## cpu_system
module cpu_system(
    input          clk,
    input          reset,
    output         imem_read,
    output [5:0]   imem_addr,
    input  [127:0] imem_rdata,
    input          imem_busywait,
    output         dmem_read,
    output         dmem_write,
    output [5:0]   dmem_addr,
    output [31:0]  dmem_wdata,
    input  [31:0]  dmem_rdata,
    input          dmem_busywait,
    output         ret_valid,
    output [31:0]  ret_pc,
    output         ret_rf_we,
    output [2:0]   ret_rf_waddr,
    output [7:0]   ret_rf_wdata
);
Size: ~3,600 cells after synthesis, ~54,000 sq um of cells after synthesis.
make LEC_CHECK=0 CAP_MARGIN=20 CORE_MARGIN=2 CORE_UTILIZATION=66 CTS_CLUSTER_SIZE=49 PLACE_DENSITY_LB_ADDON=0.0 SETUP_SLACK_MARGIN=1.59 SLEW_MARGIN=20 TNS_END_PERCENT=10 finish   # period 5.4 ns
run.sh (not shown) runs the stock make flow with config.mk's settings and CLKGATE_MAP_FILE=.
The starting point completed and failed the layout checks on setup timing.
Edit:
- CORE_UTILIZATION: 66 -> 40
- CTS_CLUSTER_SIZE: 49 -> not set
- PLACE_DENSITY_LB_ADDON: 0.0 -> not set
- SETUP_SLACK_MARGIN: 1.59 -> not set
- TNS_END_PERCENT: 10 -> not set
- clock period: 5.4 -> 5.37 ns (I/O delays scaled with it)
Outcome: The changed run reached the layout checks and failed them: setup timing. Cell area rises by 4.9%. Global-route usage came out lower by 20 points. Hold slack degrades by 23 ps. Sequential power stays flat. Power increases by 1.8%. Routed wire length fell by 18%. Die area grows by 64%. Worst setup slack gains 550 ps. Sequential share of layout area goes down by 2.4 points.

---

Starting RTL as in the previous note.
Settings: LEC_CHECK=0, CAP_MARGIN=20, CELL_PAD_IN_SITES_GLOBAL_PLACEMENT=1, CORE_ASPECT_RATIO=1.79, CORE_MARGIN=2, CORE_UTILIZATION=17, GPL_ROUTABILITY_DRIVEN=1, PLACE_DENSITY=0.53, SETUP_SLACK_MARGIN=3.56, SLEW_MARGIN=20, TNS_END_PERCENT=35; clock period 16.2 ns.
==> next run, changes <==
- CELL_PAD_IN_SITES_DETAIL_PLACEMENT: not set -> 1
- CELL_PAD_IN_SITES_GLOBAL_PLACEMENT: 1 -> not set
- CORE_ASPECT_RATIO: 1.79 -> not set
- CORE_UTILIZATION: 17 -> 72
- GPL_ROUTABILITY_DRIVEN: 1 -> not set
- GPL_TIMING_DRIVEN: not set -> 0
- PLACE_DENSITY: 0.53 -> not set
- SETUP_SLACK_MARGIN: 3.56 -> not set
- TNS_END_PERCENT: 35 -> 75
- clock period: 16.2 -> 9.0 ns (I/O delays scaled with it)
Now the flow died in detailed placement.
Die area is lower by 76%.
Synthesized cell count is unchanged.
Area after synthesis is unchanged.
==> next run, changes <==
- ABC_AREA: not set -> 1
- CELL_PAD_IN_SITES_DETAIL_PLACEMENT: 1 -> not set
- CORE_UTILIZATION: 72 -> 70
- CTS_CLUSTER_SIZE: not set -> 39
- GPL_TIMING_DRIVEN: 0 -> not set
- PLACE_DENSITY_LB_ADDON: not set -> 0.14
- SETUP_SLACK_MARGIN: not set -> 0.74
- TNS_END_PERCENT: 75 -> not set
- clock period: 9.0 -> 2.6 ns (I/O delays scaled with it)
Effect: The new run did not get past global routing with GRT-0232; die size rose by 7.4%; area after synthesis rose by 4.5%; synthesized cell count rose by 52%.
==> next run, changes <==
- ABC_AREA: 1 -> not set
- CORE_UTILIZATION: 70 -> 30
- CTS_CLUSTER_SIZE: 39 -> not set
- PLACE_DENSITY_LB_ADDON: 0.14 -> not set
- SETUP_SLACK_MARGIN: 0.74 -> not set
- clock period: 2.6 -> 11.6 ns (I/O delays scaled with it)
=> The changed run passed the timing, design-rule and antenna checks. Die area goes up by 120%. Synthesized cell count goes down by 34%. Synthesized area decreases by 4.3%.

---

Starting RTL as in the previous note.
clock: 5.4 ns
lec_check: 0
cap_margin: 20
cell_pad_in_sites_global_placement: 1
core_margin: 2
core_utilization: 61
cts_cluster_size: 34
gpl_routability_driven: 0
min_routing_layer: met1
place_density_lb_addon: 0.01
setup_slack_margin: 1.57
slew_margin: 20
The baseline ran to the end with violations: negative setup slack.
Change:
Settings changed: CORE_UTILIZATION 61 to 46, GPL_TIMING_DRIVEN set to 0, MAX_ROUTING_LAYER set to met4, PLACE_DENSITY set to 0.61, PLACE_DENSITY_LB_ADDON 0.01 to unset, SETUP_SLACK_MARGIN 1.57 to unset, TNS_END_PERCENT set to 30.
Clock period 5.4 ns to 15.1 ns, I/O delays scaled along.
After rerunning: The new run ran to the end with no violations; final area went down by 7.7%; flip-flop count is unchanged; via count is lower by 7.9%; total power goes down by about 66%; global-route usage fell by 6.2 points; clock power goes down by about 60%.
Change:
Settings changed: CELL_PAD_IN_SITES_GLOBAL_PLACEMENT 1 to 0, CORE_UTILIZATION 46 to 70, CTS_CLUSTER_SIZE 34 to 20, GPL_TIMING_DRIVEN 0 to unset, SETUP_SLACK_MARGIN set to 2.1, TNS_END_PERCENT 30 to 50.
Clock period 15.1 ns to 8.09 ns, I/O delays scaled along.
After rerunning:
- With this change the flow finished with negative setup slack left
- clock-buffer cell count went down by 14
- non-clock buffer count went up by 299
- synthesized area is unchanged
- hold slack gains 0.024 ns
- clock skew went up by 0.054 ns
- cell area went up by a few percent
- via count went up by about a fifth
- worst setup slack loses 1.6 ns
- final cell count went down by a few percent
Change:
Settings changed: CELL_PAD_IN_SITES_GLOBAL_PLACEMENT 0 to 1, CORE_UTILIZATION 70 to 59, CTS_CLUSTER_SIZE 20 to 14, MAX_ROUTING_LAYER met4 to unset, SETUP_SLACK_MARGIN 2.1 to unset, TNS_END_PERCENT 50 to unset.
Clock period 8.09 ns to 6.99 ns, I/O delays scaled along.
The changed run ran to the end with violations: max-capacitance violations, max-slew violations, negative setup slack.
Via count came out lower by about 8%.
Count of clock-buffer cells in the layout fell by 3.
Global-route usage is lower by 11 points.
Clock skew falls by 0.034 ns.
Final cell count goes up by about 4.5%.
Change:
Settings changed: CELL_PAD_IN_SITES_GLOBAL_PLACEMENT 1 to unset, CORE_UTILIZATION 59 to 58, CTS_CLUSTER_SIZE 14 to unset, GPL_ROUTABILITY_DRIVEN 0 to unset, MIN_ROUTING_LAYER met1 to unset, PLACE_DENSITY 0.61 to unset.
Clock period 6.99 ns to 5.4 ns, I/O delays scaled along.
This time the run completed and failed the layout checks on negative setup slack; non-clock buffer count came out higher by 111; area after synthesis is unchanged; power came out higher by a quarter to a third; cell count grows slightly; routed wire length falls slightly; setup slack degrades by 1.0 ns; count of clock-buffer cells in the layout is higher by 8; design area grows slightly; clock power rises by a quarter to a third; sequential power rises by a quarter to a third.
Change:
Settings changed: CAP_MARGIN 20 to 40, CORE_UTILIZATION 58 to 66, CTS_CLUSTER_DIAMETER set to 352, CTS_CLUSTER_SIZE set to 17, SETUP_SLACK_MARGIN set to 1.29.
=> The new run finished but fails on negative setup slack; global-route usage goes up by 8.8 points; combinational power came out higher by about 3%; non-clock buffer count went down by 4; final cell count went down by 3.5%; die area came out lower by 12%; worst setup slack degrades by 0.11 ns; hold slack improves by 0.019 ns; maximum frequency fell by 1.3%; sequential share of layout area rises by 1.0 points; routed wire length goes up by 16%; utilization rose by 8.9 points.

---

cpu_system again, from the RTL that the note above started with.
clock: 13.7 ns
lec_check: 0
cap_margin: 35
core_aspect_ratio: 1.02
core_margin: 2
core_utilization: 59
cts_cluster_size: 98
gpl_timing_driven: 0
slew_margin: 10
The first run produced a clean layout.
Change:
--- a/flow/config.mk
+++ b/flow/config.mk
@@ -8,2 +8 @@
-export CAP_MARGIN = 35
-export CORE_ASPECT_RATIO = 1.02
+export CAP_MARGIN = 20
@@ -11,4 +10,2 @@
-export CORE_UTILIZATION = 59
-export CTS_CLUSTER_SIZE = 98
-export GPL_TIMING_DRIVEN = 0
-export SLEW_MARGIN = 10
+export CORE_UTILIZATION = 60
+export SLEW_MARGIN = 20
==> flow/constraint.sdc (replaced) <==
create_clock -name core_clock -period 5.4 [get_ports {clk}]
set_input_delay 1.0800 -clock core_clock [delete_from_list [all_inputs] [get_ports {clk}]]
set_output_delay 1.0800 -clock core_clock [all_outputs]
set_load 0.01 [all_outputs]
Now the flow finished but fails on negative setup slack.
Cell area rises by 12%.
Wire length climbs by 9.5%.
Via count climbs by 9.1%.
Utilization went up by 10 points.
Worst hold slack hardly moves.

---

cpu_system again, from the RTL that the note above started with.
make LEC_CHECK=0 CAP_MARGIN=20 CELL_PAD_IN_SITES_GLOBAL_PLACEMENT=0 CORE_MARGIN=2 CORE_UTILIZATION=70 CTS_CLUSTER_DIAMETER=384 CTS_CLUSTER_SIZE=20 GPL_ROUTABILITY_DRIVEN=0 MAX_ROUTING_LAYER=met4 MIN_ROUTING_LAYER=met1 PLACE_DENSITY=0.35 SETUP_SLACK_MARGIN=2.1 SLEW_MARGIN=20 TNS_END_PERCENT=50 finish   # period 7.77 ns
The starting point reached the layout checks and failed them: setup timing.
Rerun with:
--- a/flow/config.mk
+++ b/flow/config.mk
@@ -12,4 +12,2 @@
-export CTS_CLUSTER_DIAMETER = 384
-export CTS_CLUSTER_SIZE = 20
-export GPL_ROUTABILITY_DRIVEN = 0
-export MAX_ROUTING_LAYER = met4
+export CTS_CLUSTER_SIZE = 34
+export GPL_ROUTABILITY_DRIVEN = 1
@@ -17,2 +15,2 @@
-export PLACE_DENSITY = 0.35
-export SETUP_SLACK_MARGIN = 2.1
+export PLACE_DENSITY = 0.61
+export SETUP_SLACK_MARGIN = 1.57
@@ -20 +17,0 @@
-export TNS_END_PERCENT = 50
==> flow/constraint.sdc (replaced) <==
create_clock -name core_clock -period 6.53 [get_ports {clk}]
set_input_delay 1.3060 -clock core_clock [delete_from_list [all_inputs] [get_ports {clk}]]
set_output_delay 1.3060 -clock core_clock [all_outputs]
set_load 0.01 [all_outputs]
- With this change the flow never finished: it broke off in global routing (5_1_grt) on GRT-0232
- synthesized cell count is unchanged
- area after synthesis stays the same
- die area is unchanged
Rerun with:
--- a/flow/config.mk
+++ b/flow/config.mk
@@ -12,2 +12,2 @@
-export CTS_CLUSTER_SIZE = 34
-export GPL_ROUTABILITY_DRIVEN = 1
+export CTS_CLUSTER_SIZE = 20
+export GPL_ROUTABILITY_DRIVEN = 0
@@ -16 +15,0 @@
-export SETUP_SLACK_MARGIN = 1.57
==> flow/constraint.sdc (replaced) <==
create_clock -name core_clock -period 8.09 [get_ports {clk}]
set_input_delay 1.6180 -clock core_clock [delete_from_list [all_inputs] [get_ports {clk}]]
set_output_delay 1.6180 -clock core_clock [all_outputs]
set_load 0.01 [all_outputs]
=> The new run completed and failed the layout checks on setup timing. Die size is unchanged. Synthesized area is unchanged. Synthesized cell count is unchanged.
Rerun with:
--- a/flow/config.mk
+++ b/flow/config.mk
@@ -9 +8,0 @@
-export CELL_PAD_IN_SITES_GLOBAL_PLACEMENT = 0
@@ -11,5 +10 @@
-export CORE_UTILIZATION = 70
-export CTS_CLUSTER_SIZE = 20
-export GPL_ROUTABILITY_DRIVEN = 0
-export MIN_ROUTING_LAYER = met1
-export PLACE_DENSITY = 0.61
+export CORE_UTILIZATION = 66
==> flow/constraint.sdc (replaced) <==
create_clock -name core_clock -period 4.8 [get_ports {clk}]
set_input_delay 0.9600 -clock core_clock [delete_from_list [all_inputs] [get_ports {clk}]]
set_output_delay 0.9600 -clock core_clock [all_outputs]
set_load 0.01 [all_outputs]
=> The changed run completed, yet does not pass: setup timing. Via count went up by 8.6%. Total power goes up by 72%. Global-route usage grows by 4.4 points. Hold slack gets better by 39 ps. Design area went up by 5.6%. Routed wire length rises by 18%. Setup slack gets worse by 2500 ps. Die size rose by 6.0%. Clock skew hardly moves. Area after synthesis does not change. Utilization drops by 0.39 points.
Rerun with:
--- a/flow/config.mk
+++ b/flow/config.mk
@@ -10,0 +11,2 @@
+export CTS_CLUSTER_SIZE = 17
+export SETUP_SLACK_MARGIN = 0.83
==> flow/constraint.sdc (replaced) <==
create_clock -name core_clock -period 5.4 [get_ports {clk}]
set_input_delay 1.0800 -clock core_clock [delete_from_list [all_inputs] [get_ports {clk}]]
set_output_delay 1.0800 -clock core_clock [all_outputs]
set_load 0.01 [all_outputs]
Outcome:
- The changed run finished with setup timing left
- setup slack gains 510 ps
- register-to-register slack gains 1000 ps
- area after synthesis stays the same
Power is estimated from default activity; no workload was simulated.
